==> design/flow/design.v <==
module tcp_parser (
    input  wire        clk,
    input  wire        rst,
    input  wire        ip_payload_valid,
    input  wire [7:0]  ip_payload_data,
    input  wire        ip_payload_start,    
    input  wire        ip_payload_end,      
    output wire [15:0] tcp_src_port,
    output wire [15:0] tcp_dst_port,
    output wire [31:0] tcp_seq_num,
    output wire [31:0] tcp_ack_num,
    output wire [3:0]  tcp_data_offset,
    output wire [7:0]  tcp_flags,
    output wire [15:0] tcp_window,
    output wire        tcp_flag_syn,
    output wire        tcp_flag_ack,
    output wire        tcp_flag_fin,
    output wire        tcp_flag_rst,
    output wire        tcp_flag_psh,
    output reg         tcp_payload_valid,
    output reg  [7:0]  tcp_payload_data,
    output reg         tcp_payload_start,
    output reg         tcp_payload_end,
    output reg         tcp_header_valid,
    output reg         tcp_parse_error
);
    localparam [2:0] IDLE         = 3'd0,
                     PARSE_HEADER = 3'd1,
                     SKIP_OPTIONS = 3'd2,
                     PAYLOAD      = 3'd3,
                     ERROR_STATE  = 3'd4;
    reg [2:0]  state;
    reg [5:0]  byte_cnt;
    reg [15:0] src_port_reg;
    reg [15:0] dst_port_reg;
    reg [31:0] seq_num_reg;
    reg [31:0] ack_num_reg;
    reg [3:0]  data_offset_reg;
    reg [7:0]  flags_reg;
    reg [15:0] window_reg;
    reg [5:0]  header_len;
    reg        header_done;
    reg        payload_active;
    always @(posedge clk) begin
        if (rst) begin
            state           <= IDLE;
            byte_cnt        <= 6'd0;
            src_port_reg    <= 16'd0;
            dst_port_reg    <= 16'd0;
            seq_num_reg     <= 32'd0;
            ack_num_reg     <= 32'd0;
            data_offset_reg <= 4'd0;
            flags_reg       <= 8'd0;
            window_reg      <= 16'd0;
            header_len      <= 6'd0;
            header_done     <= 1'b0;
            payload_active  <= 1'b0;
            tcp_header_valid  <= 1'b0;
            tcp_parse_error   <= 1'b0;
            tcp_payload_start <= 1'b0;
            tcp_payload_end   <= 1'b0;
            tcp_payload_valid <= 1'b0;
        end else begin
            tcp_header_valid  <= 1'b0;
            tcp_parse_error   <= 1'b0;
            tcp_payload_start <= 1'b0;
            tcp_payload_end   <= 1'b0;
            tcp_payload_valid <= 1'b0;
            case (state)
                IDLE: begin
                    header_done    <= 1'b0;
                    payload_active <= 1'b0;
                    if (ip_payload_start && ip_payload_valid) begin
                        src_port_reg[15:8] <= ip_payload_data;
                        byte_cnt <= 6'd1;
                        state <= PARSE_HEADER;
                    end
                end
                PARSE_HEADER: begin
                    if (ip_payload_valid) begin
                        case (byte_cnt)
                            6'd1:  src_port_reg[7:0]   <= ip_payload_data;
                            6'd2:  dst_port_reg[15:8]  <= ip_payload_data;
                            6'd3:  dst_port_reg[7:0]   <= ip_payload_data;
                            6'd4:  seq_num_reg[31:24]  <= ip_payload_data;
                            6'd5:  seq_num_reg[23:16]  <= ip_payload_data;
                            6'd6:  seq_num_reg[15:8]   <= ip_payload_data;
                            6'd7:  seq_num_reg[7:0]    <= ip_payload_data;
                            6'd8:  ack_num_reg[31:24]  <= ip_payload_data;
                            6'd9:  ack_num_reg[23:16]  <= ip_payload_data;
                            6'd10: ack_num_reg[15:8]   <= ip_payload_data;
                            6'd11: ack_num_reg[7:0]    <= ip_payload_data;
                            6'd12: begin
                                data_offset_reg <= ip_payload_data[7:4];
                                header_len <= {ip_payload_data[7:4], 2'b00};
                            end
                            6'd13: flags_reg          <= ip_payload_data;
                            6'd14: window_reg[15:8]   <= ip_payload_data;
                            6'd15: window_reg[7:0]    <= ip_payload_data;
                            6'd19: begin
                                if (header_len > 6'd20) begin
                                    state <= SKIP_OPTIONS;
                                end else begin
                                    header_done <= 1'b1;
                                    tcp_header_valid <= 1'b1;
                                    state <= PAYLOAD;
                                end
                            end
                            default: ;
                        endcase
                        byte_cnt <= byte_cnt + 6'd1;
                        if (ip_payload_end && byte_cnt < 6'd19) begin
                            tcp_parse_error <= 1'b1;
                            state <= ERROR_STATE;
                        end
                    end
                end
                SKIP_OPTIONS: begin
                    if (ip_payload_valid) begin
                        byte_cnt <= byte_cnt + 6'd1;
                        if (byte_cnt >= header_len - 6'd1) begin
                            header_done <= 1'b1;
                            tcp_header_valid <= 1'b1;
                            state <= PAYLOAD;
                        end
                        if (ip_payload_end && byte_cnt < header_len - 6'd1) begin
                            tcp_parse_error <= 1'b1;
                            state <= ERROR_STATE;
                        end
                    end
                end
                PAYLOAD: begin
                    if (ip_payload_valid) begin
                        tcp_payload_valid <= 1'b1;
                        tcp_payload_data <= ip_payload_data;
                        if (!payload_active) begin
                            tcp_payload_start <= 1'b1;
                            payload_active <= 1'b1;
                        end
                        if (ip_payload_end) begin
                            tcp_payload_end <= 1'b1;
                            payload_active <= 1'b0;
                            state <= IDLE;
                        end
                    end
                end
                ERROR_STATE: begin
                    if (ip_payload_end)
                        state <= IDLE;
                end
                default: state <= IDLE;
            endcase
            if (ip_payload_end && state != IDLE && state != PAYLOAD) begin
                tcp_parse_error <= 1'b1;
                state <= IDLE;
            end
        end
    end
    assign tcp_src_port    = src_port_reg;
    assign tcp_dst_port    = dst_port_reg;
    assign tcp_seq_num     = seq_num_reg;
    assign tcp_ack_num     = ack_num_reg;
    assign tcp_data_offset = data_offset_reg;
    assign tcp_flags       = flags_reg;
    assign tcp_window      = window_reg;
    assign tcp_flag_fin = flags_reg[0];
    assign tcp_flag_syn = flags_reg[1];
    assign tcp_flag_rst = flags_reg[2];
    assign tcp_flag_psh = flags_reg[3];
    assign tcp_flag_ack = flags_reg[4];
endmodule
module soupbintcp_handler (
    input  wire        clk,
    input  wire        rst,
    input  wire        tcp_payload_valid,
    input  wire [7:0]  tcp_payload_data,
    input  wire        tcp_payload_start,
    input  wire        tcp_payload_end,
    output reg         itch_msg_valid,
    output reg  [7:0]  itch_msg_data,
    output reg         itch_msg_start,
    output reg         itch_msg_end,
    output wire        session_active,
    output wire [63:0] session_sequence,
    output wire [7:0]  pkt_type,
    output reg         pkt_type_valid,
    output reg         pkt_heartbeat,
    output reg         pkt_login_accepted,
    output reg         pkt_login_rejected,
    output reg         pkt_end_session,
    output wire [31:0] seq_data_count,
    output wire [31:0] heartbeat_count,
    output reg         parse_error
);
    localparam [7:0] SOUP_DEBUG          = 8'h2B;   
    localparam [7:0] SOUP_LOGIN_ACCEPTED = 8'h41;   
    localparam [7:0] SOUP_HEARTBEAT      = 8'h48;   
    localparam [7:0] SOUP_LOGIN_REJECTED = 8'h4A;   
    localparam [7:0] SOUP_SEQ_DATA       = 8'h53;   
    localparam [7:0] SOUP_UNSEQ_DATA     = 8'h55;   
    localparam [7:0] SOUP_END_SESSION    = 8'h5A;   
    localparam [2:0] IDLE            = 3'd0,
                     READ_LENGTH_MSB = 3'd1,
                     READ_LENGTH_LSB = 3'd2,
                     READ_TYPE       = 3'd3,
                     READ_PAYLOAD    = 3'd4,
                     SKIP_PAYLOAD    = 3'd5,
                     ERROR_STATE     = 3'd6;
    reg [2:0]  state;
    reg [15:0] pkt_length;
    reg [7:0]  pkt_type_reg;
    reg [15:0] payload_cnt;
    reg [15:0] payload_len;      
    reg        session_active_reg;
    reg [63:0] session_seq_reg;
    reg [31:0] seq_data_cnt;
    reg [31:0] heartbeat_cnt;
    reg        is_seq_data;
    reg        first_payload;
    always @(posedge clk) begin
        if (rst) begin
            state              <= IDLE;
            pkt_length         <= 16'd0;
            pkt_type_reg       <= 8'd0;
            payload_cnt        <= 16'd0;
            payload_len        <= 16'd0;
            session_active_reg <= 1'b0;
            session_seq_reg    <= 64'd0;
            seq_data_cnt       <= 32'd0;
            heartbeat_cnt      <= 32'd0;
            is_seq_data        <= 1'b0;
            first_payload      <= 1'b0;
            itch_msg_valid     <= 1'b0;
            itch_msg_start     <= 1'b0;
            itch_msg_end       <= 1'b0;
            pkt_type_valid     <= 1'b0;
            pkt_heartbeat      <= 1'b0;
            pkt_login_accepted <= 1'b0;
            pkt_login_rejected <= 1'b0;
            pkt_end_session    <= 1'b0;
            parse_error        <= 1'b0;
        end else begin
            itch_msg_valid     <= 1'b0;
            itch_msg_start     <= 1'b0;
            itch_msg_end       <= 1'b0;
            pkt_type_valid     <= 1'b0;
            pkt_heartbeat      <= 1'b0;
            pkt_login_accepted <= 1'b0;
            pkt_login_rejected <= 1'b0;
            pkt_end_session    <= 1'b0;
            parse_error        <= 1'b0;
            case (state)
                IDLE: begin
                    is_seq_data   <= 1'b0;
                    first_payload <= 1'b0;
                    if (tcp_payload_start && tcp_payload_valid) begin
                        pkt_length[15:8] <= tcp_payload_data;
                        state <= READ_LENGTH_LSB;
                    end else if (tcp_payload_valid) begin
                        pkt_length[15:8] <= tcp_payload_data;
                        state <= READ_LENGTH_LSB;
                    end
                end
                READ_LENGTH_MSB: begin
                    if (tcp_payload_valid) begin
                        pkt_length[15:8] <= tcp_payload_data;
                        state <= READ_LENGTH_LSB;
                    end
                end
                READ_LENGTH_LSB: begin
                    if (tcp_payload_valid) begin
                        pkt_length[7:0] <= tcp_payload_data;
                        state <= READ_TYPE;
                    end
                end
                READ_TYPE: begin
                    if (tcp_payload_valid) begin
                        pkt_type_reg <= tcp_payload_data;
                        pkt_type_valid <= 1'b1;
                        payload_len <= pkt_length - 16'd1;
                        payload_cnt <= 16'd0;
                        case (tcp_payload_data)
                            SOUP_HEARTBEAT: begin
                                pkt_heartbeat <= 1'b1;
                                heartbeat_cnt <= heartbeat_cnt + 32'd1;
                                state <= IDLE;
                            end
                            SOUP_LOGIN_ACCEPTED: begin
                                pkt_login_accepted <= 1'b1;
                                session_active_reg <= 1'b1;
                                if (pkt_length > 16'd1) state <= SKIP_PAYLOAD;
                                else                    state <= IDLE;
                            end
                            SOUP_LOGIN_REJECTED: begin
                                pkt_login_rejected <= 1'b1;
                                session_active_reg <= 1'b0;
                                if (pkt_length > 16'd1) state <= SKIP_PAYLOAD;
                                else                    state <= IDLE;
                            end
                            SOUP_END_SESSION: begin
                                pkt_end_session <= 1'b1;
                                session_active_reg <= 1'b0;
                                state <= IDLE;
                            end
                            SOUP_SEQ_DATA: begin
                                is_seq_data <= 1'b1;
                                first_payload <= 1'b1;
                                seq_data_cnt <= seq_data_cnt + 32'd1;
                                session_seq_reg <= session_seq_reg + 64'd1;
                                if (pkt_length > 16'd1) state <= READ_PAYLOAD;
                                else                    state <= IDLE;
                            end
                            SOUP_UNSEQ_DATA: begin
                                if (pkt_length > 16'd1) state <= SKIP_PAYLOAD;
                                else                    state <= IDLE;
                            end
                            SOUP_DEBUG: begin
                                if (pkt_length > 16'd1) state <= SKIP_PAYLOAD;
                                else                    state <= IDLE;
                            end
                            default: begin
                                parse_error <= 1'b1;
                                if (pkt_length > 16'd1) state <= SKIP_PAYLOAD;
                                else                    state <= IDLE;
                            end
                        endcase
                    end
                end
                READ_PAYLOAD: begin
                    if (tcp_payload_valid) begin
                        itch_msg_valid <= 1'b1;
                        itch_msg_data <= tcp_payload_data;
                        if (first_payload) begin
                            itch_msg_start <= 1'b1;
                            first_payload <= 1'b0;
                        end
                        payload_cnt <= payload_cnt + 16'd1;
                        if (payload_cnt >= payload_len - 16'd1) begin
                            itch_msg_end <= 1'b1;
                            state <= IDLE;
                        end
                        if (tcp_payload_end) begin
                            if (payload_cnt < payload_len - 16'd1)
                                itch_msg_end <= 1'b1;
                            state <= IDLE;
                        end
                    end
                end
                SKIP_PAYLOAD: begin
                    if (tcp_payload_valid) begin
                        payload_cnt <= payload_cnt + 16'd1;
                        if (payload_cnt >= payload_len - 16'd1)
                            state <= IDLE;
                        if (tcp_payload_end)
                            state <= IDLE;
                    end
                end
                ERROR_STATE: begin
                    if (tcp_payload_end)
                        state <= IDLE;
                end
                default: state <= IDLE;
            endcase
            if (tcp_payload_end && state != IDLE) begin
                if (state == READ_PAYLOAD && is_seq_data)
                    itch_msg_end <= 1'b1;
                state <= IDLE;
            end
        end
    end
    assign session_active   = session_active_reg;
    assign session_sequence = session_seq_reg;
    assign pkt_type         = pkt_type_reg;
    assign seq_data_count   = seq_data_cnt;
    assign heartbeat_count  = heartbeat_cnt;
endmodule
module asx_itch_parser (
    input  wire        clk,
    input  wire        rst,
    input  wire        itch_msg_valid,
    input  wire [7:0]  itch_msg_data,
    input  wire        itch_msg_start,
    input  wire        itch_msg_end,
    output reg         msg_valid,
    output wire [7:0]  msg_type,
    output reg         msg_error,
    output wire [31:0] timestamp,
    output wire [63:0] order_id,
    output wire [31:0] orderbook_id,
    output wire        side,
    output reg         add_order_valid,
    output reg         add_order_start,
    output wire [63:0] quantity,
    output wire [31:0] price,
    output wire [15:0] order_attributes,
    output reg         order_executed_valid,
    output wire [63:0] exec_quantity,
    output wire [63:0] match_id,
    output wire [31:0] combo_group_id,
    output reg         order_cancel_valid,
    output wire [63:0] cancel_quantity,
    output reg         order_delete_valid,
    output reg         order_replace_valid,
    output wire [63:0] new_order_id,
    output wire [63:0] new_quantity,
    output wire [31:0] new_price,
    output reg         directory_valid,
    output wire [63:0] symbol,
    output wire [95:0] isin,
    output wire [7:0]  price_decimals,
    output wire [31:0] round_lot_size,
    output reg         system_event_valid,
    output wire [7:0]  event_code,
    output wire [31:0] total_messages,
    output wire [31:0] parse_errors
);
    localparam [2:0] IDLE        = 3'd0,
                     READ_TYPE   = 3'd1,
                     COUNT_BYTES = 3'd2,
                     COMPLETE    = 3'd3,
                     ERROR_STATE = 3'd4;
    localparam [7:0] ASX_MSG_TIMESTAMP         = 8'h54;   
    localparam [7:0] ASX_MSG_SYSTEM_EVENT      = 8'h53;   
    localparam [7:0] ASX_MSG_ORDER_BOOK_DIR    = 8'h52;   
    localparam [7:0] ASX_MSG_COMBINATION_LEG   = 8'h4D;   
    localparam [7:0] ASX_MSG_TICK_SIZE         = 8'h4C;   
    localparam [7:0] ASX_MSG_ORDER_BOOK_STATE  = 8'h4F;   
    localparam [7:0] ASX_MSG_ADD_ORDER         = 8'h41;   
    localparam [7:0] ASX_MSG_ADD_ORDER_ATTRIB  = 8'h46;   
    localparam [7:0] ASX_MSG_ORDER_EXECUTED    = 8'h45;   
    localparam [7:0] ASX_MSG_ORDER_EXEC_PRICE  = 8'h43;   
    localparam [7:0] ASX_MSG_ORDER_CANCEL      = 8'h58;   
    localparam [7:0] ASX_MSG_ORDER_DELETE      = 8'h44;   
    localparam [7:0] ASX_MSG_ORDER_REPLACE     = 8'h55;   
    localparam [7:0] ASX_MSG_TRADE             = 8'h50;   
    localparam [7:0] ASX_MSG_CROSS_TRADE       = 8'h51;   
    localparam [7:0] ASX_MSG_BROKEN_TRADE      = 8'h42;   
    function [7:0] get_asx_msg_length;
        input [7:0] t;
        begin
            case (t)
                ASX_MSG_TIMESTAMP:        get_asx_msg_length = 8'd5;
                ASX_MSG_SYSTEM_EVENT:     get_asx_msg_length = 8'd6;
                ASX_MSG_ORDER_BOOK_DIR:   get_asx_msg_length = 8'd57;
                ASX_MSG_COMBINATION_LEG:  get_asx_msg_length = 8'd21;
                ASX_MSG_TICK_SIZE:        get_asx_msg_length = 8'd22;
                ASX_MSG_ORDER_BOOK_STATE: get_asx_msg_length = 8'd10;
                ASX_MSG_ADD_ORDER:        get_asx_msg_length = 8'd39;
                ASX_MSG_ADD_ORDER_ATTRIB: get_asx_msg_length = 8'd40;
                ASX_MSG_ORDER_EXECUTED:   get_asx_msg_length = 8'd31;
                ASX_MSG_ORDER_EXEC_PRICE: get_asx_msg_length = 8'd40;
                ASX_MSG_ORDER_CANCEL:     get_asx_msg_length = 8'd19;
                ASX_MSG_ORDER_DELETE:     get_asx_msg_length = 8'd15;
                ASX_MSG_ORDER_REPLACE:    get_asx_msg_length = 8'd45;
                ASX_MSG_TRADE:            get_asx_msg_length = 8'd37;
                ASX_MSG_CROSS_TRADE:      get_asx_msg_length = 8'd41;
                ASX_MSG_BROKEN_TRADE:     get_asx_msg_length = 8'd15;
                default:                  get_asx_msg_length = 8'd0;
            endcase
        end
    endfunction
    reg [2:0]  state;
    reg [7:0]  current_msg_type;
    reg [7:0]  expected_length;
    reg [7:0]  byte_counter;
    reg [31:0] timestamp_reg;
    reg [63:0] order_id_reg;
    reg [31:0] orderbook_id_reg;
    reg        side_reg;
    reg [63:0] quantity_reg;
    reg [31:0] price_reg;
    reg [15:0] order_attributes_reg;
    reg [63:0] exec_quantity_reg;
    reg [7:0]  event_code_reg;
    reg [31:0] msg_counter;
    reg [31:0] error_counter;
    wire [7:0] new_len = get_asx_msg_length(itch_msg_data);
    wire [8:0] byte_counter_p1 = {1'b0, byte_counter} + 9'd1;
    wire       last_byte       = byte_counter_p1 >= {1'b0, expected_length};
    always @(posedge clk) begin
        if (rst) begin
            state                <= IDLE;
            current_msg_type     <= 8'd0;
            expected_length      <= 8'd0;
            byte_counter         <= 8'd0;
            msg_counter          <= 32'd0;
            error_counter        <= 32'd0;
            msg_valid            <= 1'b0;
            msg_error            <= 1'b0;
            add_order_valid      <= 1'b0;
            add_order_start      <= 1'b0;
            order_executed_valid <= 1'b0;
            order_cancel_valid   <= 1'b0;
            order_delete_valid   <= 1'b0;
            order_replace_valid  <= 1'b0;
            directory_valid      <= 1'b0;
            system_event_valid   <= 1'b0;
        end else begin
            msg_valid            <= 1'b0;
            msg_error            <= 1'b0;
            add_order_valid      <= 1'b0;
            add_order_start      <= 1'b0;
            order_executed_valid <= 1'b0;
            order_cancel_valid   <= 1'b0;
            order_delete_valid   <= 1'b0;
            order_replace_valid  <= 1'b0;
            directory_valid      <= 1'b0;
            system_event_valid   <= 1'b0;
            case (state)
                IDLE: begin
                    if (itch_msg_start && itch_msg_valid) begin
                        current_msg_type <= itch_msg_data;
                        expected_length  <= new_len;
                        byte_counter     <= 8'd1;
                        if (itch_msg_data == ASX_MSG_ADD_ORDER)
                            add_order_start <= 1'b1;
                        if (new_len == 8'd0)
                            state <= ERROR_STATE;
                        else
                            state <= COUNT_BYTES;
                    end
                end
                READ_TYPE: begin
                    state <= IDLE;
                end
                COUNT_BYTES: begin
                    if (itch_msg_valid) begin
                        if (current_msg_type == ASX_MSG_ADD_ORDER) begin
                            case (byte_counter)
                            8'd1: timestamp_reg[31:24] <= itch_msg_data;
                            8'd2: timestamp_reg[23:16] <= itch_msg_data;
                            8'd3: timestamp_reg[15:8] <= itch_msg_data;
                            8'd4: timestamp_reg[7:0] <= itch_msg_data;
                            8'd5: order_id_reg[63:56] <= itch_msg_data;
                            8'd6: order_id_reg[55:48] <= itch_msg_data;
                            8'd7: order_id_reg[47:40] <= itch_msg_data;
                            8'd8: order_id_reg[39:32] <= itch_msg_data;
                            8'd9: order_id_reg[31:24] <= itch_msg_data;
                            8'd10: order_id_reg[23:16] <= itch_msg_data;
                            8'd11: order_id_reg[15:8] <= itch_msg_data;
                            8'd12: order_id_reg[7:0] <= itch_msg_data;
                            8'd13: orderbook_id_reg[31:24] <= itch_msg_data;
                            8'd14: orderbook_id_reg[23:16] <= itch_msg_data;
                            8'd15: orderbook_id_reg[15:8] <= itch_msg_data;
                            8'd16: orderbook_id_reg[7:0] <= itch_msg_data;
                            8'd17: side_reg <= (itch_msg_data == 8'h42);
                            8'd18: quantity_reg[63:56] <= itch_msg_data;
                            8'd19: quantity_reg[55:48] <= itch_msg_data;
                            8'd20: quantity_reg[47:40] <= itch_msg_data;
                            8'd21: quantity_reg[39:32] <= itch_msg_data;
                            8'd22: quantity_reg[31:24] <= itch_msg_data;
                            8'd23: quantity_reg[23:16] <= itch_msg_data;
                            8'd24: quantity_reg[15:8] <= itch_msg_data;
                            8'd25: quantity_reg[7:0] <= itch_msg_data;
                            8'd26: price_reg[31:24] <= itch_msg_data;
                            8'd27: price_reg[23:16] <= itch_msg_data;
                            8'd28: price_reg[15:8] <= itch_msg_data;
                            8'd29: price_reg[7:0] <= itch_msg_data;
                            8'd30: order_attributes_reg[15:8] <= itch_msg_data;
                            8'd31: order_attributes_reg[7:0] <= itch_msg_data;
                            default: ;
                            endcase
                        end else if (current_msg_type == ASX_MSG_ORDER_EXECUTED) begin
                            case (byte_counter)
                            8'd1: timestamp_reg[31:24] <= itch_msg_data;
                            8'd2: timestamp_reg[23:16] <= itch_msg_data;
                            8'd3: timestamp_reg[15:8] <= itch_msg_data;
                            8'd4: timestamp_reg[7:0] <= itch_msg_data;
                            8'd5: order_id_reg[63:56] <= itch_msg_data;
                            8'd6: order_id_reg[55:48] <= itch_msg_data;
                            8'd7: order_id_reg[47:40] <= itch_msg_data;
                            8'd8: order_id_reg[39:32] <= itch_msg_data;
                            8'd9: order_id_reg[31:24] <= itch_msg_data;
                            8'd10: order_id_reg[23:16] <= itch_msg_data;
                            8'd11: order_id_reg[15:8] <= itch_msg_data;
                            8'd12: order_id_reg[7:0] <= itch_msg_data;
                            8'd13: orderbook_id_reg[31:24] <= itch_msg_data;
                            8'd14: orderbook_id_reg[23:16] <= itch_msg_data;
                            8'd15: orderbook_id_reg[15:8] <= itch_msg_data;
                            8'd16: orderbook_id_reg[7:0] <= itch_msg_data;
                            8'd17: side_reg <= (itch_msg_data == 8'h42);
                            8'd18: exec_quantity_reg[63:56] <= itch_msg_data;
                            8'd19: exec_quantity_reg[55:48] <= itch_msg_data;
                            8'd20: exec_quantity_reg[47:40] <= itch_msg_data;
                            8'd21: exec_quantity_reg[39:32] <= itch_msg_data;
                            8'd22: exec_quantity_reg[31:24] <= itch_msg_data;
                            8'd23: exec_quantity_reg[23:16] <= itch_msg_data;
                            8'd24: exec_quantity_reg[15:8] <= itch_msg_data;
                            8'd25: exec_quantity_reg[7:0] <= itch_msg_data;
                            default: ;
                            endcase
                        end else if (current_msg_type == ASX_MSG_ORDER_DELETE) begin
                            case (byte_counter)
                            8'd1: timestamp_reg[31:24] <= itch_msg_data;
                            8'd2: timestamp_reg[23:16] <= itch_msg_data;
                            8'd3: timestamp_reg[15:8] <= itch_msg_data;
                            8'd4: timestamp_reg[7:0] <= itch_msg_data;
                            8'd5: order_id_reg[63:56] <= itch_msg_data;
                            8'd6: order_id_reg[55:48] <= itch_msg_data;
                            8'd7: order_id_reg[47:40] <= itch_msg_data;
                            8'd8: order_id_reg[39:32] <= itch_msg_data;
                            8'd9: order_id_reg[31:24] <= itch_msg_data;
                            8'd10: order_id_reg[23:16] <= itch_msg_data;
                            8'd11: order_id_reg[15:8] <= itch_msg_data;
                            8'd12: order_id_reg[7:0] <= itch_msg_data;
                            8'd13: orderbook_id_reg[31:24] <= itch_msg_data;
                            8'd14: orderbook_id_reg[23:16] <= itch_msg_data;
                            default: ;
                            endcase
                        end else if (current_msg_type == ASX_MSG_SYSTEM_EVENT) begin
                            case (byte_counter)
                            8'd1: timestamp_reg[31:24] <= itch_msg_data;
                            8'd2: timestamp_reg[23:16] <= itch_msg_data;
                            8'd3: timestamp_reg[15:8] <= itch_msg_data;
                            8'd4: timestamp_reg[7:0] <= itch_msg_data;
                            8'd5: event_code_reg <= itch_msg_data;
                            default: ;
                            endcase
                        end
                        if (last_byte)
                            state <= COMPLETE;
                        byte_counter <= byte_counter + 8'd1;
                        if (itch_msg_end) begin
                            if (!last_byte)
                                state <= ERROR_STATE;
                            else
                                state <= COMPLETE;
                        end
                    end
                end
                COMPLETE: begin
                    msg_counter <= msg_counter + 32'd1;
                    msg_valid <= 1'b1;
                    case (current_msg_type)
                        ASX_MSG_ADD_ORDER:      add_order_valid <= 1'b1;
                        ASX_MSG_ORDER_EXECUTED: order_executed_valid <= 1'b1;
                        ASX_MSG_ORDER_CANCEL:   order_cancel_valid <= 1'b1;
                        ASX_MSG_ORDER_DELETE:   order_delete_valid <= 1'b1;
                        ASX_MSG_ORDER_REPLACE:  order_replace_valid <= 1'b1;
                        ASX_MSG_ORDER_BOOK_DIR: directory_valid <= 1'b1;
                        ASX_MSG_SYSTEM_EVENT:   system_event_valid <= 1'b1;
                        default: ;
                    endcase
                    state <= IDLE;
                end
                ERROR_STATE: begin
                    msg_error <= 1'b1;
                    error_counter <= error_counter + 32'd1;
                    state <= IDLE;
                end
                default: state <= IDLE;
            endcase
        end
    end
    assign msg_type         = current_msg_type;
    assign timestamp        = timestamp_reg;
    assign order_id         = order_id_reg;
    assign orderbook_id     = orderbook_id_reg;
    assign side             = side_reg;
    assign quantity         = quantity_reg;
    assign price            = price_reg;
    assign order_attributes = order_attributes_reg;
    assign exec_quantity    = exec_quantity_reg;
    assign match_id         = 64'd0;
    assign combo_group_id   = 32'd0;
    assign cancel_quantity  = 64'd0;
    assign new_order_id     = 64'd0;
    assign new_quantity     = 64'd0;
    assign new_price        = 32'd0;
    assign symbol           = 64'd0;
    assign isin             = 96'd0;
    assign price_decimals   = 8'd0;
    assign round_lot_size   = 32'd0;
    assign event_code       = event_code_reg;
    assign total_messages   = msg_counter;
    assign parse_errors     = error_counter;
endmodule
module asx_soupbintcp_itch (
    input  wire        clk,
    input  wire        rst,
    input  wire        ip_payload_valid,
    input  wire [7:0]  ip_payload_data,
    input  wire        ip_payload_start,
    input  wire        ip_payload_end,
    output wire [15:0] tcp_src_port,
    output wire [15:0] tcp_dst_port,
    output wire [31:0] tcp_seq_num,
    output wire [31:0] tcp_ack_num,
    output wire [3:0] tcp_data_offset,
    output wire [7:0] tcp_flags,
    output wire [15:0] tcp_window,
    output wire tcp_flag_syn,
    output wire tcp_flag_ack,
    output wire tcp_flag_fin,
    output wire tcp_flag_rst,
    output wire tcp_flag_psh,
    output wire tcp_header_valid,
    output wire tcp_parse_error,
    output wire session_active,
    output wire [63:0] session_sequence,
    output wire [7:0] pkt_type,
    output wire pkt_type_valid,
    output wire pkt_heartbeat,
    output wire pkt_login_accepted,
    output wire pkt_login_rejected,
    output wire pkt_end_session,
    output wire [31:0] seq_data_count,
    output wire [31:0] heartbeat_count,
    output wire parse_error,
    output wire msg_valid,
    output wire [7:0] msg_type,
    output wire msg_error,
    output wire [31:0] timestamp,
    output wire [63:0] order_id,
    output wire [31:0] orderbook_id,
    output wire side,
    output wire add_order_valid,
    output wire add_order_start,
    output wire [63:0] quantity,
    output wire [31:0] price,
    output wire [15:0] order_attributes,
    output wire order_executed_valid,
    output wire [63:0] exec_quantity,
    output wire order_cancel_valid,
    output wire order_delete_valid,
    output wire order_replace_valid,
    output wire directory_valid,
    output wire system_event_valid,
    output wire [7:0] event_code,
    output wire [31:0] total_messages,
    output wire [31:0] parse_errors
);
    wire       tcp_payload_valid;
    wire [7:0] tcp_payload_data;
    wire       tcp_payload_start;
    wire       tcp_payload_end;
    wire       itch_tcp_valid;
    wire [7:0] itch_tcp_data;
    wire       itch_tcp_start;
    wire       itch_tcp_end;
    wire [63:0] unused_match_id;
    wire [31:0] unused_combo_group_id;
    wire [63:0] unused_cancel_quantity;
    wire [63:0] unused_new_order_id;
    wire [63:0] unused_new_quantity;
    wire [31:0] unused_new_price;
    wire [63:0] unused_symbol;
    wire [95:0] unused_isin;
    wire [7:0] unused_price_decimals;
    wire [31:0] unused_round_lot_size;
    tcp_parser tcp_parser_inst (
        .clk               (clk),
        .rst               (rst),
        .ip_payload_valid  (ip_payload_valid),
        .ip_payload_data   (ip_payload_data),
        .ip_payload_start  (ip_payload_start),
        .ip_payload_end    (ip_payload_end),
        .tcp_src_port      (tcp_src_port),
        .tcp_dst_port      (tcp_dst_port),
        .tcp_seq_num       (tcp_seq_num),
        .tcp_ack_num       (tcp_ack_num),
        .tcp_data_offset   (tcp_data_offset),
        .tcp_flags         (tcp_flags),
        .tcp_window        (tcp_window),
        .tcp_flag_syn      (tcp_flag_syn),
        .tcp_flag_ack      (tcp_flag_ack),
        .tcp_flag_fin      (tcp_flag_fin),
        .tcp_flag_rst      (tcp_flag_rst),
        .tcp_flag_psh      (tcp_flag_psh),
        .tcp_header_valid  (tcp_header_valid),
        .tcp_parse_error   (tcp_parse_error),
        .tcp_payload_valid (tcp_payload_valid),
        .tcp_payload_data  (tcp_payload_data),
        .tcp_payload_start (tcp_payload_start),
        .tcp_payload_end   (tcp_payload_end)
    );
    soupbintcp_handler soupbintcp_inst (
        .clk                (clk),
        .rst                (rst),
        .tcp_payload_valid  (tcp_payload_valid),
        .tcp_payload_data   (tcp_payload_data),
        .tcp_payload_start  (tcp_payload_start),
        .tcp_payload_end    (tcp_payload_end),
        .itch_msg_valid     (itch_tcp_valid),
        .itch_msg_data      (itch_tcp_data),
        .itch_msg_start     (itch_tcp_start),
        .itch_msg_end       (itch_tcp_end),
        .session_active     (session_active),
        .session_sequence   (session_sequence),
        .pkt_type           (pkt_type),
        .pkt_type_valid     (pkt_type_valid),
        .pkt_heartbeat      (pkt_heartbeat),
        .pkt_login_accepted (pkt_login_accepted),
        .pkt_login_rejected (pkt_login_rejected),
        .pkt_end_session    (pkt_end_session),
        .seq_data_count     (seq_data_count),
        .heartbeat_count    (heartbeat_count),
        .parse_error        (parse_error)
    );
    asx_itch_parser asx_itch_inst (
        .clk                  (clk),
        .rst                  (rst),
        .itch_msg_valid       (itch_tcp_valid),
        .itch_msg_data        (itch_tcp_data),
        .itch_msg_start       (itch_tcp_start),
        .itch_msg_end         (itch_tcp_end),
        .msg_valid            (msg_valid),
        .msg_type             (msg_type),
        .msg_error            (msg_error),
        .timestamp            (timestamp),
        .order_id             (order_id),
        .orderbook_id         (orderbook_id),
        .side                 (side),
        .add_order_valid      (add_order_valid),
        .add_order_start      (add_order_start),
        .quantity             (quantity),
        .price                (price),
        .order_attributes     (order_attributes),
        .order_executed_valid (order_executed_valid),
        .exec_quantity        (exec_quantity),
        .order_cancel_valid   (order_cancel_valid),
        .order_delete_valid   (order_delete_valid),
        .order_replace_valid  (order_replace_valid),
        .directory_valid      (directory_valid),
        .system_event_valid   (system_event_valid),
        .event_code           (event_code),
        .total_messages       (total_messages),
        .parse_errors         (parse_errors),
        .match_id             (unused_match_id),
        .combo_group_id       (unused_combo_group_id),
        .cancel_quantity      (unused_cancel_quantity),
        .new_order_id         (unused_new_order_id),
        .new_quantity         (unused_new_quantity),
        .new_price            (unused_new_price),
        .symbol               (unused_symbol),
        .isin                 (unused_isin),
        .price_decimals       (unused_price_decimals),
        .round_lot_size       (unused_round_lot_size)
    );
endmodule
==> design/flow/run.sh <==
#!/bin/bash
# the make line also repeats each setting of config.mk as NAME=value (left out here)
make -C /OpenROAD-flow-scripts/flow DESIGN_CONFIG=/design/flow/config.mk WORK_HOME=/design/flow/orfs CLKGATE_MAP_FILE= finish
==> design/flow/config.mk <==
export PLATFORM = sky130hd
export DESIGN_NAME = asx_soupbintcp_itch
export DESIGN_NICKNAME = asx_soupbintcp_itch
export VERILOG_FILES = /design/flow/design.v
export SDC_FILE = /design/flow/constraint.sdc
export NUM_CORES = 4
export LEC_CHECK = 0
export CAP_MARGIN = 20
export CORE_MARGIN = 2
export CORE_UTILIZATION = 64
export CTS_CLUSTER_SIZE = 36
export SETUP_SLACK_MARGIN = 1.04
export SLEW_MARGIN = 20
==> design/flow/constraint.sdc <==
create_clock -name core_clock -period 3.55 [get_ports {clk}]
set_input_delay 0.7100 -clock core_clock [delete_from_list [all_inputs] [get_ports {clk}]]
set_output_delay 0.7100 -clock core_clock [all_outputs]
set_load 0.01 [all_outputs]
==> results of run 1 <==
routing by layer:
layer / routed length, um / vias up / part of all wire, % / track usage (%)
met5: 132 / - / 0.10 / 0
met3: 19200 / 1052 / 15 / 15.8
li1: - / 11203 / - / -
met4: 13400 / 10 / 11 / 31.8
met2: 56600 / 2855 / 45 / 74.3
met1: 37800 / 13213 / 30 / 49.9
cell type report:
class	count	area share (%)
Antenna cell	8	0.0482
Clock buffer	107	5.33
Clock inverter	28	0.819
Inverter	68	0.614
Multi-Input combinational cell	1782	27.3
Sequential cell	765	44.9
Tap cell	600	1.81
Timing Repair Buffer	808	19.3
through the flow:
stage / std cells / util (%) / total power, uW / setup slack [ps]
CTS: 4128 / 89.3 / 17800 / 656
finish: 4166 / 91.2 / 18100 / 303
floorplan: 2751 / - / 9500 / 967
global placement: 3939 / 81.6 / 9590 / 542
global route: 4160 / 91.2 / 18300 / 31.8
detailed placement: 3939 / 81.6 / 9600 / 457
repair_timing:
action / 4_1_cts / 5_1_grt
gates resized: 115 / 140
setup buffers: 49 / 29
cloned: 5 / 1
setup endpoints to repair: 381 / 499
pin swaps: 62 / 50
==> flow_metrics.env, run 1 <==
# source this file to load flow results
export IMPL_final_cell_area_mm2=0.0416
export IMPL_worst_endpoint_required_ps=4050
export IMPL_fp_row_count=78
export IMPL_tightest_slew_ps=1080
export IMPL_r2r_slack_ps=300
export IMPL_numCtsBuffers=75
export IMPL_synth_flops=765
export IMPL_slew_headroom_pct=27.9
export IMPL_cellPowerDensity_mw_per_mm2=435
export IMPL_clockBufferDepth=3
export IMPL_fin_tns_setup_ps=0
export IMPL_critical_path_reg2reg_startpoint="soupbintcp_inst.state[2]"
export IMPL_reg2reg_to="soupbintcp_inst.payload_cnt[9]"
export IMPL_pg_clk_uw=8660
export IMPL_clkLatencyLatePin_ps=670
export IMPL_comb_area_mm2=0.0113
export IMPL_ant_nets=0
export IMPL_drv_slew=0
export IMPL_synth_top_area_share_pct=33.3
export IMPL_hold_class="flip-flop to flip-flop"
export IMPL_path_buffers=0
export IMPL_edf_count=329
export IMPL_grt_max_degree=191
export IMPL_crit_end="soupbintcp_inst.payload_cnt[9]"
export IMPL_fin_nets=3558
export IMPL_finClkSkew_ps=45.8
export IMPL_yosysUniqueCellTypes=69
export IMPL_cts_tree="built"
export IMPL_drt_initial_drc_count=4486
export IMPL_min_period_over_period_pct=91.5
export IMPL_grt_overflow=0
export IMPL_slowest_delay_ps=700
export IMPL_min_period_ps=3250
export IMPL_crit_fanout=14
export IMPL_worstHoldEndpoint="tcp_parser_inst.src_port_reg[13]"
export IMPL_synthTopLogicFamily="simple AND/OR/NAND/NOR gates"
export IMPL_run_status="complete, no violations"
export IMPL_io_pins=682
export IMPL_placed_area_mm2=0.0372
export IMPL_synth_dominant_cell_count="dfxtp_1"
export IMPL_grt_first_pass_wirelength_mm=164
export IMPL_place_hpwl_mm=66.7
export IMPL_pwr_share_clk_pct=47.9
export IMPL_fillCellCount=1647
export IMPL_cp_top_family="simple AND/OR/NAND/NOR gates"
export IMPL_power_leader="sequential cells"
export IMPL_clk_pin_slew_ps=70
export IMPL_top_cells_by_area="edfxtp_1, dfxtp_1, nor2_1, nand2_1, xnor2_1"
export IMPL_via_per_inst=6.80
export IMPL_synth_top_flop_cell="dfxtp_1"
export IMPL_warnings=44
export IMPL_fp_coreArea_mm2=0.0456
export IMPL_p_sw_share_pct=22.2
export IMPL_critical_path_class="flip-flop to flip-flop"
export IMPL_crit_cells=6
export IMPL_hold_violations=0
export IMPL_fp_nets=2809
export IMPL_common_cells="dfxtp_1, nor2_1, edfxtp_1"
export IMPL_numClockSinks=765
export IMPL_cp_start_kind="flip-flop"
export IMPL_cp_arrival_ps=3740
export IMPL_largest_area_cell="edfxtp_1"
export IMPL_hold_path_startpoint="tcp_parser_inst.src_port_reg[13]"
export IMPL_yosysCellCount=2751
export IMPL_p_int_uw=14100
export IMPL_dr_pass1_iters=9
export IMPL_ys_sh_mux_pct=2.04
export IMPL_startpoint="soupbintcp_inst.state[2]"
export IMPL_drc=0
export IMPL_ys_sh_adder_pct=1.90
export IMPL_die_w_um=219
export IMPL_wl_per_cell_um=30.5
export IMPL_portBuffers=681
export IMPL_cts_root_buffer="clkbuf_16"
export IMPL_synth_area_mm2=0.0297
export IMPL_antenna_found_initial=10
export IMPL_rsz0062_at_grt="true"
export IMPL_htreeDepth=3
export IMPL_track_usage_pct=45.6
export IMPL_area_delta_synth_final_pct=40.1
export IMPL_die_h_um=219
export IMPL_max_cap_violations=0
export IMPL_synthXorXnorAreaFrac_pct=5.79
export IMPL_hold_buffers=0
export IMPL_worst_r2r_path_depth=6
export IMPL_grt_pass1_vias=25891
export IMPL_leakage_uw=0.0147
export IMPL_totalWireLength_mm=127
export IMPL_peakVddDrop_mv=0.473
export IMPL_comb_power_uw=292
export IMPL_crit_chain="nor2b_1, o21a_1, nor2b_1, nand3_1, xor2_1, nor2_1"
export IMPL_synth_cellmix_compoundShare_pct=6.40
export IMPL_worst_setup_path_end_kind="flip-flop"
export IMPL_ys_area_mm2=0.0297
export IMPL_initCoreUtil_pct=65.1
export IMPL_whs_ps=456
export IMPL_async_reset_ff_share_pct=0
export IMPL_p_switching_uw=4010
export IMPL_synth_area_per_cell_um2=10.8
export IMPL_slowest_stage="xor2_1"
export IMPL_max_freq_mhz=308
export IMPL_chip_area_mm2=0.0481
export IMPL_seq_power_share_pct=50.5
export IMPL_simple_gate_share_pct=18.4
export IMPL_ys_seq_share_pct=62.7
export IMPL_syn_instance_count=2751
export IMPL_min_path_cells=2
export IMPL_via_count=28333
export IMPL_critPathMostFrequentCell="nor2b_1"
export IMPL_setup_viol=0
export IMPL_comb_power_share_pct=1.6
export IMPL_seqCellArea_mm2=0.0186
export IMPL_yosysWarnings=3
export IMPL_powerSeq_uw=9140
export IMPL_gp_congestion=0.938
==> run 2: changes to the inputs <==
Settings changed: ABC_AREA from default to 1, CELL_PAD_IN_SITES_DETAIL_PLACEMENT from default to 2, CORE_ASPECT_RATIO from default to 1.54, CORE_MARGIN 2 to 5, CORE_UTILIZATION 64 to 48, CTS_CLUSTER_SIZE 36 to default, GPL_TIMING_DRIVEN from default to 1, SETUP_SLACK_MARGIN 1.04 to 0.91, SLEW_MARGIN 20 to 40, TNS_END_PERCENT from default to 60.
Clock period 3.55 ns to 3.36 ns, I/O delays scaled along.
==> run 2 against run 1 <==
Net effect: synthesized cell count up 30%; the run now fails in detailed placement; area after synthesis up 7.7%; die area up 50%.
==> flow_metrics.env, run 2 <==
# source this file to load flow results
export IMPL_largest_area_cell="edfxtp_1"
export IMPL_yosysWarnings=3
export IMPL_common_cells="nand2_1, dfxtp_1, inv_1"
export IMPL_fp_nets=3625
export IMPL_synth_dominant_cell_count="nand2_1"
export IMPL_portBuffers=681
export IMPL_die_h_um=330
export IMPL_io_pins=682
export IMPL_ys_sh_adder_pct=1.76
export IMPL_die_w_um=218
export IMPL_synth_cellmix_compoundShare_pct=9.85
export IMPL_synth_area_mm2=0.0319
export IMPL_synth_flops=765
export IMPL_gp_congestion=0.967
export IMPL_chip_area_mm2=0.0719
export IMPL_ys_sh_mux_pct=0
export IMPL_async_reset_ff_share_pct=0
export IMPL_syn_instance_count=3567
export IMPL_error="[ERROR DPL-0033] detailed placement checks failed during check placement."
export IMPL_haltStage="detailed placement"
export IMPL_ys_area_mm2=0.0319
export IMPL_yosysCellCount=3567
export IMPL_synthTopLogicFamily="simple AND/OR/NAND/NOR gates"
export IMPL_synth_area_per_cell_um2=8.95
export IMPL_synth_top_flop_cell="dfxtp_1"
export IMPL_fp_coreArea_mm2=0.0660
export IMPL_ys_seq_share_pct=58.3
export IMPL_synthXorXnorAreaFrac_pct=2.61
export IMPL_synth_top_area_share_pct=30.9
export IMPL_edf_count=329
export IMPL_initCoreUtil_pct=48.4
export IMPL_yosysUniqueCellTypes=57
export IMPL_run_status="stopped before the end"
export IMPL_simple_gate_share_pct=21.0
export IMPL_fp_row_count=117
export IMPL_top_cells_by_area="edfxtp_1, dfxtp_1, nand2_1, inv_1, nor2_1"
-- run 2: through the flow --
stage                   instances  hold WS (ps)  power [uW]  area, um^2
after global placement       5102           431       10800       39900
after floorplan              3567           419       10500       32000
==> run 3: changes to the inputs <==
Settings changed: ABC_AREA 1 to default, CELL_PAD_IN_SITES_DETAIL_PLACEMENT 2 to default, CORE_ASPECT_RATIO 1.54 to default, CORE_MARGIN 5 to 2, CORE_UTILIZATION 48 to 68, GPL_TIMING_DRIVEN 1 to default, MIN_ROUTING_LAYER from default to met2, PLACE_DENSITY_LB_ADDON from default to 0.18, SETUP_SLACK_MARGIN 0.91 to default, SLEW_MARGIN 40 to 20, TNS_END_PERCENT 60 to 80.
Clock period 3.36 ns to 5.0 ns, I/O delays scaled along.
==> run 3 against run 2 <==
Net effect: the run fails in global routing; die area down 37%; area after synthesis shrank 7.1%; synthesized cell count fell by 23%.
==> flow_metrics.env, run 3 <==
# source this file to load flow results
export IMPL_yosysCellCount=2751
export IMPL_initCoreUtil_pct=68.9
export IMPL_dp_slack_ps=1150
export IMPL_haltStage="global routing"
export IMPL_synthXorXnorAreaFrac_pct=5.79
export IMPL_synthTopLogicFamily="simple AND/OR/NAND/NOR gates"
export IMPL_clockBufferDepth=3
export IMPL_htreeDepth=3
export IMPL_synth_top_area_share_pct=33.3
export IMPL_synth_area_mm2=0.0297
export IMPL_syn_instance_count=2751
export IMPL_portBuffers=681
export IMPL_ys_sh_adder_pct=1.90
export IMPL_common_cells="dfxtp_1, nor2_1, edfxtp_1"
export IMPL_async_reset_ff_share_pct=0
export IMPL_hold_buffers=0
export IMPL_fp_row_count=76
export IMPL_die_w_um=213
export IMPL_synth_top_flop_cell="dfxtp_1"
export IMPL_run_status="stopped before the end"
export IMPL_top_cells_by_area="edfxtp_1, dfxtp_1, nor2_1, nand2_1, xnor2_1"
export IMPL_edf_count=329
export IMPL_grt_overflow=23
export IMPL_synth_dominant_cell_count="dfxtp_1"
export IMPL_numClockSinks=765
export IMPL_synth_cellmix_compoundShare_pct=6.40
export IMPL_chip_area_mm2=0.0453
export IMPL_place_hpwl_mm=70.2
export IMPL_ys_sh_mux_pct=2.04
export IMPL_largest_area_cell="edfxtp_1"
export IMPL_error="[ERROR GRT-0116] Global routing finished with congestion. Check the congestion regions in the DRC Viewer."
export IMPL_synth_area_per_cell_um2=10.8
export IMPL_ctsResizeCount=0
export IMPL_yosysUniqueCellTypes=69
export IMPL_fp_nets=2809
export IMPL_ys_seq_share_pct=62.7
export IMPL_ys_area_mm2=0.0297
export IMPL_gp_congestion=1.02
export IMPL_yosysWarnings=3
export IMPL_numCtsBuffers=73
export IMPL_die_h_um=213
export IMPL_fp_coreArea_mm2=0.0431
export IMPL_cts_root_buffer="clkbuf_16"
export IMPL_simple_gate_share_pct=18.4
export IMPL_io_pins=682
export IMPL_post_cts_buffers=0
export IMPL_track_usage_pct=79.0
export IMPL_synth_flops=765
run 3: through the flow:
step | instances | util [%] | area [um^2] | hold slack [ps]
after CTS | 4029 | 91.2 | 39300 | 455
after detailed placement | 3899 | 85.5 | 36800 | 447
after global placement | 3899 | 85.5 | 36800 | 442
after floorplan | 2751 | - | 29700 | 424
run 3: per-layer routing:
| layer | GRT overflow | track usage (%) |
|---|---|---|
| met5 | 5 | 55.4 |
| met4 | 4 | 59.4 |
| met3 | 11 | 88.0 |
| met2 | 3 | 83.6 |
| met1 | - | - |
==> run 4: changes to the inputs <==
Settings changed: CORE_ASPECT_RATIO from default to 1.54, CORE_UTILIZATION 68 to 48, GPL_TIMING_DRIVEN from default to 1, MIN_ROUTING_LAYER met2 to default, PLACE_DENSITY_LB_ADDON 0.18 to default, SETUP_SLACK_MARGIN from default to 0.51, SLEW_MARGIN 20 to 40, TNS_END_PERCENT 80 to default.
Clock period 5.0 ns to 3.36 ns, I/O delays scaled along.
==> run 4 against run 3 <==
Net effect: the run now finishes clean; area after synthesis unchanged; die area grew 41%; synthesized cell count unchanged.
==> flow_metrics.env, run 4 <==
# source this file to load flow results
export IMPL_run_status="complete, no violations"
export IMPL_p_int_uw=14400
export IMPL_numClockSinks=765
export IMPL_use_met1_pct=30.5
export IMPL_rsz0062_at_grt="true"
export IMPL_critical_path_class="flip-flop to flip-flop"
export IMPL_synth_cellmix_compoundShare_pct=6.40
export IMPL_ys_sh_mux_pct=2.04
export IMPL_ys_seq_share_pct=62.7
export IMPL_fillCellCount=4923
export IMPL_common_cells="dfxtp_1, nor2_1, edfxtp_1"
export IMPL_finalNonFillerCells=4324
export IMPL_hold_path_startpoint="rst"
export IMPL_synth_flops=765
export IMPL_path_buffers=1
export IMPL_yosysWarnings=3
export IMPL_chip_area_mm2=0.0638
export IMPL_synth_top_area_share_pct=33.3
export IMPL_grt_max_degree=101
export IMPL_syn_instance_count=2751
export IMPL_fin_nets=3521
export IMPL_synth_dominant_cell_count="dfxtp_1"
export IMPL_io_pins=682
export IMPL_antenna_found_initial=2
export IMPL_gp_congestion=0.848
export IMPL_ys_area_mm2=0.0297
export IMPL_edf_count=329
export IMPL_htreeDepth=3
export IMPL_finClkSkew_ps=12.7
export IMPL_synth_top_flop_cell="dfxtp_1"
export IMPL_comb_power_uw=296
export IMPL_seq_power_share_pct=53.5
export IMPL_dp_slack_ps=166
export IMPL_max_cap_violations=0
export IMPL_drc=0
export IMPL_drv_slew=0
export IMPL_layout_setup_ws_ps=503
export IMPL_startpoint="tcp_parser_inst.tcp_payload_data[7]"
export IMPL_portBuffers=681
export IMPL_ys_sh_adder_pct=1.90
export IMPL_dr_pass1_iters=5
export IMPL_synthTopLogicFamily="simple AND/OR/NAND/NOR gates"
export IMPL_ant_nets=0
export IMPL_pwr_share_clk_pct=44.9
export IMPL_synth_area_mm2=0.0297
export IMPL_crit_fanout=11
export IMPL_p_switching_uw=3680
export IMPL_top_cells_by_area="edfxtp_1, dfxtp_1, nor2_1, nand2_1, xnor2_1"
export IMPL_warnings=39
export IMPL_simple_gate_share_pct=18.4
export IMPL_totalWireLength_mm=94.3
export IMPL_grt_overflow=0
export IMPL_place_hpwl_mm=69.2
export IMPL_cts_tree="built"
export IMPL_hold_violations=0
export IMPL_fin_tns_setup_ps=0
export IMPL_gr_usage_met2_pct=52.2
export IMPL_die_w_um=204
export IMPL_grt_use_met3_pct=9.25
export IMPL_power_total_uw=18000
export IMPL_clk_pin_slew_ps=60
export IMPL_area_delta_synth_final_pct=35.3
export IMPL_leakage_uw=0.0138
export IMPL_slew_headroom_pct=49.6
export IMPL_wl_per_cell_um=21.8
export IMPL_critical_path_reg2reg_startpoint="tcp_parser_inst.tcp_payload_data[7]"
export IMPL_place_inst=4189
export IMPL_cp_start_kind="flip-flop"
export IMPL_crit_cells=7
export IMPL_r2r_slack_ps=500
export IMPL_worst_setup_path_end_kind="flip-flop"
export IMPL_fp_coreArea_mm2=0.0614
export IMPL_power_leader="sequential cells"
export IMPL_via_per_inst=5.43
export IMPL_comb_power_share_pct=1.6
export IMPL_grt_pass1_vias=23089
export IMPL_clkLatencyLatePin_ps=620
export IMPL_whs_ps=369
export IMPL_reg2reg_to="soupbintcp_inst.session_seq_reg[59]"
export IMPL_cts_root_buffer="clkbuf_16"
export IMPL_crit_chain="or3b_4, nor4_4, buf_4, nand2_1, or4_4, or4_1, a21oi_1"
export IMPL_worst_r2r_path_depth=7
export IMPL_setup_viol=0
export IMPL_grt_first_pass_wirelength_mm=141
export IMPL_tightest_slew_ps=756
export IMPL_fp_nets=2809
export IMPL_top_usage_layer="met2"
export IMPL_yosysUniqueCellTypes=69
export IMPL_yosysCellCount=2751
export IMPL_synth_area_per_cell_um2=10.8
export IMPL_drt_initial_drc_count=1290
export IMPL_numCtsBuffers=70
export IMPL_worst_endpoint_required_ps=3900
export IMPL_initCoreUtil_pct=48.3
export IMPL_slowest_delay_ps=540
export IMPL_crit_end="soupbintcp_inst.session_seq_reg[59]"
export IMPL_pg_clk_uw=8100
export IMPL_min_period_ps=2860
export IMPL_p_sw_share_pct=20.4
export IMPL_clockBufferDepth=3
export IMPL_via_count=23485
export IMPL_cp_arrival_ps=3400
export IMPL_largest_area_cell="edfxtp_1"
export IMPL_hold_class="input port to flip-flop"
export IMPL_slowest_stage="or4_4"
export IMPL_min_period_over_period_pct=85.0
export IMPL_die_h_um=312
export IMPL_track_usage_pct=28.9
export IMPL_min_path_cells=2
export IMPL_peakVddDrop_mv=0.467
export IMPL_cellPowerDensity_mw_per_mm2=450
export IMPL_fp_row_count=113
export IMPL_async_reset_ff_share_pct=0
export IMPL_max_freq_mhz=350
export IMPL_cp_top_family="simple AND/OR/NAND/NOR gates"
export IMPL_synthXorXnorAreaFrac_pct=5.79
export IMPL_powerSeq_uw=9650
export IMPL_hold_buffers=0
## run 4: per-stage QoR
stage	area, um^2	utilization, %
global placement	37600	61.4
CTS	40000	65.2
floorplan	29700	-
finish	40100	65.4
global route	40100	65.4
detailed placement	37600	61.3
## run 4: per-layer routing
| layer | wire [um] | vias up |
|---|---|---|
| met5 | 0 | - |
| met4 | 3880 | 0 |
| met3 | 8480 | 164 |
| met2 | 48500 | 871 |
| met1 | 33400 | 11341 |
| li1 | - | 11109 |
## run 4: final cells by class
class	instances	area [um^2]	share of cell area, %
diodes	2	5.00	0.0125
clock buffers	98	2010	5.01
clock inverters	28	300	0.748
inverters	68	255	0.636
multi-input cells	1780	10400	25.9
flip-flops and latches	765	18600	46.4
well taps	805	1010	2.51
repair buffers	778	7530	18.8
## run 4: repair_timing
action                                  4_1_cts  5_1_grt
pin swaps                                     6        5
cloned                                        0        1
endpoints found under the setup margin       21       34
buffers inserted                              3        3
gates resized                                15       15
hold endpoints to repair                      0        0
==> run 5: changes to the inputs <==
Settings changed: ABC_AREA from default to 1, CORE_ASPECT_RATIO 1.54 to default, CORE_UTILIZATION 48 to 72, CTS_CLUSTER_DIAMETER from default to 315, GPL_TIMING_DRIVEN 1 to default, MAX_ROUTING_LAYER from default to met4, PLACE_DENSITY from default to 0.66, SETUP_SLACK_MARGIN 0.51 to default, SLEW_MARGIN 40 to 20.
Clock period 3.36 ns to 3.2 ns, I/O delays scaled along.
==> run 5 against run 4 <==
Net effect: synthesized cell count is 30% higher; die area is 28% lower; the flow now stops in global routing; area after synthesis is 7.7% higher.
==> flow_metrics.env, run 5 <==
# source this file to load flow results
export IMPL_run_status="stopped before the end"
export IMPL_haltStage="global routing"
export IMPL_error="[ERROR GRT-0116] Global routing finished with congestion. Check the congestion regions in the DRC Viewer."
export IMPL_portBuffers=681
export IMPL_fp_row_count=77
export IMPL_ys_sh_mux_pct=0
export IMPL_track_usage_pct=90.6
export IMPL_async_reset_ff_share_pct=0
export IMPL_top_cells_by_area="edfxtp_1, dfxtp_1, nand2_1, inv_1, nor2_1"
export IMPL_yosysUniqueCellTypes=57
export IMPL_yosysCellCount=3567
export IMPL_synthXorXnorAreaFrac_pct=2.61
export IMPL_yosysWarnings=3
export IMPL_synth_area_per_cell_um2=8.95
export IMPL_synth_top_area_share_pct=30.9
export IMPL_htreeDepth=3
export IMPL_place_hpwl_mm=86.0
export IMPL_io_pins=682
export IMPL_grt_overflow=442
export IMPL_hold_buffers=0
export IMPL_ys_sh_adder_pct=1.76
export IMPL_die_w_um=215
export IMPL_simple_gate_share_pct=21.0
export IMPL_gp_congestion=1.04
export IMPL_synth_top_flop_cell="dfxtp_1"
export IMPL_fp_nets=3625
export IMPL_ys_seq_share_pct=58.3
export IMPL_placed_area_mm2=0.0395
export IMPL_cts_root_buffer="clkbuf_16"
export IMPL_synth_cellmix_compoundShare_pct=9.85
export IMPL_die_h_um=215
export IMPL_initCoreUtil_pct=72.5
export IMPL_synth_dominant_cell_count="nand2_1"
export IMPL_synthTopLogicFamily="simple AND/OR/NAND/NOR gates"
export IMPL_synth_flops=765
export IMPL_common_cells="nand2_1, dfxtp_1, inv_1"
export IMPL_ys_area_mm2=0.0319
export IMPL_edf_count=329
export IMPL_fp_coreArea_mm2=0.0440
export IMPL_synth_area_mm2=0.0319
export IMPL_numClockSinks=765
export IMPL_clockBufferDepth=3
export IMPL_numCtsBuffers=73
export IMPL_dp_slack_ps=-25.0
export IMPL_largest_area_cell="edfxtp_1"
export IMPL_syn_instance_count=3567
export IMPL_chip_area_mm2=0.0461
-- run 5: repair_timing --
item,4_1_cts
setup endpoints to repair,63
resized,33
buffers inserted,8
pin swaps,6
-- run 5: routing by layer --
metal	GRT overflow	track usage (%)
met3	58	81.4
met1	30	88.1
met4	140	92.0
met2	214	99.7
met5	-	-
-- run 5: per-stage QoR --
stage               utilization (%)  instances  hold WS (ps)
floorplan                         -       3567           419
global placement               89.7       4794           430
detailed placement             89.7       4794           435
CTS                            95.5       4933           337
==> run 6: changes to the inputs <==
Settings changed: ABC_AREA 1 to default, CORE_ASPECT_RATIO from default to 0.99, CORE_UTILIZATION 72 to 63, CTS_CLUSTER_DIAMETER 315 to default, CTS_CLUSTER_SIZE from default to 32, GPL_TIMING_DRIVEN from default to 1, HOLD_SLACK_MARGIN from default to 0.27, MAX_ROUTING_LAYER met4 to default, PLACE_DENSITY 0.66 to default, SETUP_SLACK_MARGIN from default to 0.61, SLEW_MARGIN 20 to 40.
Clock period 3.2 ns to 2.06 ns, I/O delays scaled along.
==> run 6 against run 5 <==
Net effect: the flow again stops in global routing; die area grew 6.0%; synthesized cell count shrank 23%; area after synthesis shrank 7.1%.
==> flow_metrics.env, run 6 <==
# source this file to load flow results
export IMPL_numCtsBuffers=73
export IMPL_run_status="stopped before the end"
export IMPL_placed_area_mm2=0.0400
export IMPL_yosysCellCount=2751
export IMPL_gp_congestion=0.916
export IMPL_portBuffers=681
export IMPL_synth_area_mm2=0.0297
export IMPL_place_hpwl_mm=72.9
export IMPL_ys_area_mm2=0.0297
export IMPL_fp_row_count=79
export IMPL_synth_flops=765
export IMPL_syn_instance_count=2751
export IMPL_synth_cellmix_compoundShare_pct=6.40
export IMPL_cts_root_buffer="clkbuf_16"
export IMPL_ys_sh_adder_pct=1.90
export IMPL_yosysWarnings=3
export IMPL_fp_nets=2809
export IMPL_die_h_um=220
export IMPL_synthXorXnorAreaFrac_pct=5.79
export IMPL_common_cells="dfxtp_1, nor2_1, edfxtp_1"
export IMPL_io_pins=682
export IMPL_top_cells_by_area="edfxtp_1, dfxtp_1, nor2_1, nand2_1, xnor2_1"
export IMPL_synth_top_area_share_pct=33.3
export IMPL_grt_overflow=481
export IMPL_track_usage_pct=88.2
export IMPL_ys_seq_share_pct=62.7
export IMPL_dp_slack_ps=-819
export IMPL_edf_count=329
export IMPL_largest_area_cell="edfxtp_1"
export IMPL_initCoreUtil_pct=63.4
export IMPL_die_w_um=222
export IMPL_synth_dominant_cell_count="dfxtp_1"
export IMPL_numClockSinks=765
export IMPL_htreeDepth=3
export IMPL_error="[ERROR GRT-0232] Routing congestion too high. Check the congestion heatmap in the GUI."
export IMPL_synth_top_flop_cell="dfxtp_1"
export IMPL_chip_area_mm2=0.0488
export IMPL_yosysUniqueCellTypes=69
export IMPL_synth_area_per_cell_um2=10.8
export IMPL_hold_buffers=0
export IMPL_ys_sh_mux_pct=2.04
export IMPL_fp_coreArea_mm2=0.0468
export IMPL_simple_gate_share_pct=18.4
export IMPL_async_reset_ff_share_pct=0
export IMPL_haltStage="global routing"
export IMPL_clockBufferDepth=3
export IMPL_synthTopLogicFamily="simple AND/OR/NAND/NOR gates"
## run 6: timing repair
action | in CTS
setup buffers | 133
resized | 1173
endpoints found under the setup margin | 1439
pin swaps | 122
cloned | 3
## run 6: metal layers
layer | GRT usage [%] | GRT overflow
met3 | 77.6 | 14
met4 | 96.0 | 201
met5 | 52.3 | 1
met1 | 84.6 | 10
met2 | 101 | 255
## run 6: through the flow
| step | util, % | setup TNS, ps | hold WS, ps | cells | total power [uW] |
|---|---|---|---|---|---|
| after CTS | 96.3 | -70130 | 295 | 4435 | 29800 |
| after detailed placement | 85.5 | -103790 | 447 | 4169 | 16600 |
| after global placement | 85.5 | -60840 | 441 | 4169 | 16600 |
| after floorplan | - | -55650 | 430 | 2751 | 16400 |
==> run 7: changes to the inputs <==
Settings changed: CORE_ASPECT_RATIO 0.99 to default, CORE_UTILIZATION 63 to 61, CTS_CLUSTER_SIZE 32 to 31, GPL_TIMING_DRIVEN 1 to default, HOLD_SLACK_MARGIN 0.27 to default, SETUP_SLACK_MARGIN 0.61 to default, SLEW_MARGIN 40 to 20.
Clock period 2.06 ns to 2.58 ns, I/O delays scaled along.
==> run 7 against run 6 <==
Net effect: now fails the layout checks on setup timing; die area grew 3.2%; area after synthesis is the same; synthesized cell count is the same.
==> flow_metrics.env, run 7 <==
# source this file to load flow results
export IMPL_run_status="finished with violations"
export IMPL_violatedChecks="setup timing"
export IMPL_ys_sh_mux_pct=2.04
export IMPL_layout_setup_ws_ps=-277
export IMPL_hold_path_startpoint="rst"
export IMPL_chip_area_mm2=0.0504
export IMPL_min_period_ps=2860
export IMPL_setup_viol=10
export IMPL_synthTopLogicFamily="simple AND/OR/NAND/NOR gates"
export IMPL_cp_start_kind="flip-flop"
export IMPL_numClockSinks=765
export IMPL_synth_cellmix_compoundShare_pct=6.40
export IMPL_diodes=0
export IMPL_grt_first_pass_wirelength_mm=147
export IMPL_final_cell_area_mm2=0.0410
export IMPL_synth_dominant_cell_count="dfxtp_1"
export IMPL_initCoreUtil_pct=62.0
export IMPL_area_delta_synth_final_pct=38.3
export IMPL_ys_sh_adder_pct=1.90
export IMPL_drc=0
export IMPL_comb_power_share_pct=1.7
export IMPL_synthXorXnorAreaFrac_pct=5.79
export IMPL_grt_max_degree=234
export IMPL_dp_slack_ps=-291
export IMPL_seq_power_share_pct=52.3
export IMPL_largest_area_cell="edfxtp_1"
export IMPL_gp_congestion=0.921
export IMPL_critical_path_reg2reg_startpoint="soupbintcp_inst.payload_len[6]"
export IMPL_use_met1_pct=41.7
export IMPL_peakVddDrop_mv=0.518
export IMPL_synth_area_mm2=0.0297
export IMPL_yosysUniqueCellTypes=69
export IMPL_worstHoldEndpoint="asx_itch_inst.state[2]"
export IMPL_whs_ps=316
export IMPL_path_buffers=0
export IMPL_slew_headroom_pct=30.9
export IMPL_p_switching_uw=5010
export IMPL_yosysWarnings=3
export IMPL_rsz0062_at_grt="true"
export IMPL_comb_power_uw=410
export IMPL_tightest_slew_ps=1040
export IMPL_synth_flops=765
export IMPL_pwr_share_clk_pct=46.0
export IMPL_startpoint="soupbintcp_inst.payload_len[6]"
export IMPL_antenna_found_initial=0
export IMPL_via_count=25199
export IMPL_reg2reg_to="soupbintcp_inst.state[2]"
export IMPL_comb_area_mm2=0.0106
export IMPL_powerSeq_uw=12600
export IMPL_simple_gate_share_pct=18.4
export IMPL_critPathMostFrequentCell="o21ai_1"
export IMPL_hold_class="input port to flip-flop"
export IMPL_p_sw_share_pct=20.9
export IMPL_synth_top_area_share_pct=33.3
export IMPL_via_per_inst=5.97
export IMPL_power_total_uw=24000
export IMPL_grt_use_met3_pct=13.2
export IMPL_gr_usage_met2_pct=64.1
export IMPL_grt_pass1_vias=24300
export IMPL_totalWireLength_mm=101
export IMPL_grt_overflow=0
export IMPL_top_cells_by_area="edfxtp_1, dfxtp_1, nor2_1, nand2_1, xnor2_1"
export IMPL_track_usage_pct=38.3
export IMPL_synth_area_per_cell_um2=10.8
export IMPL_cp_arrival_ps=3390
export IMPL_cellPowerDensity_mw_per_mm2=586
export IMPL_cts_root_buffer="clkbuf_16"
export IMPL_placed_area_mm2=0.0382
export IMPL_fp_nets=2809
export IMPL_pg_clk_uw=11000
export IMPL_drt_initial_drc_count=2221
export IMPL_synth_top_flop_cell="dfxtp_1"
export IMPL_fin_nets=3607
export IMPL_crit_cells=11
export IMPL_critical_path_class="flip-flop to flip-flop"
export IMPL_fp_coreArea_mm2=0.0478
export IMPL_clockBufferDepth=3
export IMPL_finClkSkew_ps=24.5
export IMPL_worst_endpoint_required_ps=3110
export IMPL_warnings=41
export IMPL_syn_instance_count=2751
export IMPL_cts_tree="built"
export IMPL_r2r_slack_ps=-280
export IMPL_crit_fanout=3
export IMPL_max_cap_violations=0
export IMPL_hold_violations=0
export IMPL_htreeDepth=3
export IMPL_dr_pass1_iters=5
export IMPL_edf_count=329
export IMPL_die_w_um=225
export IMPL_worst_setup_path_end_kind="flip-flop"
export IMPL_max_freq_mhz=350
export IMPL_top_usage_layer="met2"
export IMPL_worst_r2r_path_depth=11
export IMPL_numCtsBuffers=74
export IMPL_min_period_over_period_pct=111
export IMPL_clk_pin_slew_ps=60
export IMPL_wl_per_cell_um=24.0
export IMPL_slowest_delay_ps=520
export IMPL_ant_nets=0
export IMPL_fillCellCount=2569
export IMPL_drv_slew=0
export IMPL_die_h_um=225
export IMPL_crit_chain="or4_4, or3_4, nor4_4, xnor2_2, ha_1, o21ai_1, o21ai_1, a22o_1, a41oi_2, nand2_1, a21boi_1"
export IMPL_leakage_uw=0.0143
export IMPL_place_hpwl_mm=69.6
export IMPL_async_reset_ff_share_pct=0
export IMPL_yosysCellCount=2751
export IMPL_portBuffers=681
export IMPL_cp_top_family="simple AND/OR/NAND/NOR gates"
export IMPL_clkLatencyLatePin_ps=620
export IMPL_common_cells="dfxtp_1, nor2_1, edfxtp_1"
export IMPL_ys_seq_share_pct=62.7
export IMPL_slowest_stage="or4_4"
export IMPL_power_leader="sequential cells"
export IMPL_fp_row_count=80
export IMPL_min_path_cells=3
export IMPL_ys_area_mm2=0.0297
export IMPL_seqCellArea_mm2=0.0186
export IMPL_crit_end="soupbintcp_inst.state[2]"
export IMPL_p_int_uw=19000
export IMPL_io_pins=682
==> run 7: repair_timing <==
| item | CTS | global route |
|---|---|---|
| cloned | 0 | 3 |
| pin swaps | 13 | 12 |
| buffers inserted | 1 | 8 |
| setup endpoints to repair | 49 | 31 |
| hold buffers | 0 | 0 |
| resized | 14 | 45 |
==> run 7: layer usage <==
layer / vias up / wire (um)
met5: - / 0
met4: 0 / 7660
met3: 442 / 11200
met2: 1424 / 48200
met1: 12043 / 34300
li1: 11290 / -
==> run 7: metrics by stage <==
stage / TNS, ps / utilization (%) / instances
after floorplan: -5.26 / - / 2751
after global placement: -538 / 79.8 / 4076
after detailed placement: -1240 / 79.8 / 4076
after CTS: -706 / 85.1 / 4211
after global routing: -1830 / 85.7 / 4222
final: -964 / 85.7 / 4222
==> run 7: cell type report <==
class                      count  share of cell area (%)
timing repair buffer         860                    20.3
clock buffer                 101                    5.12
tap                          615                    1.88
inverter                      68                   0.622
clock inverter                33                   0.851
sequential                   765                    45.4
multi-input combinational   1780                    25.9
Power and IR drop assume default switching activity.
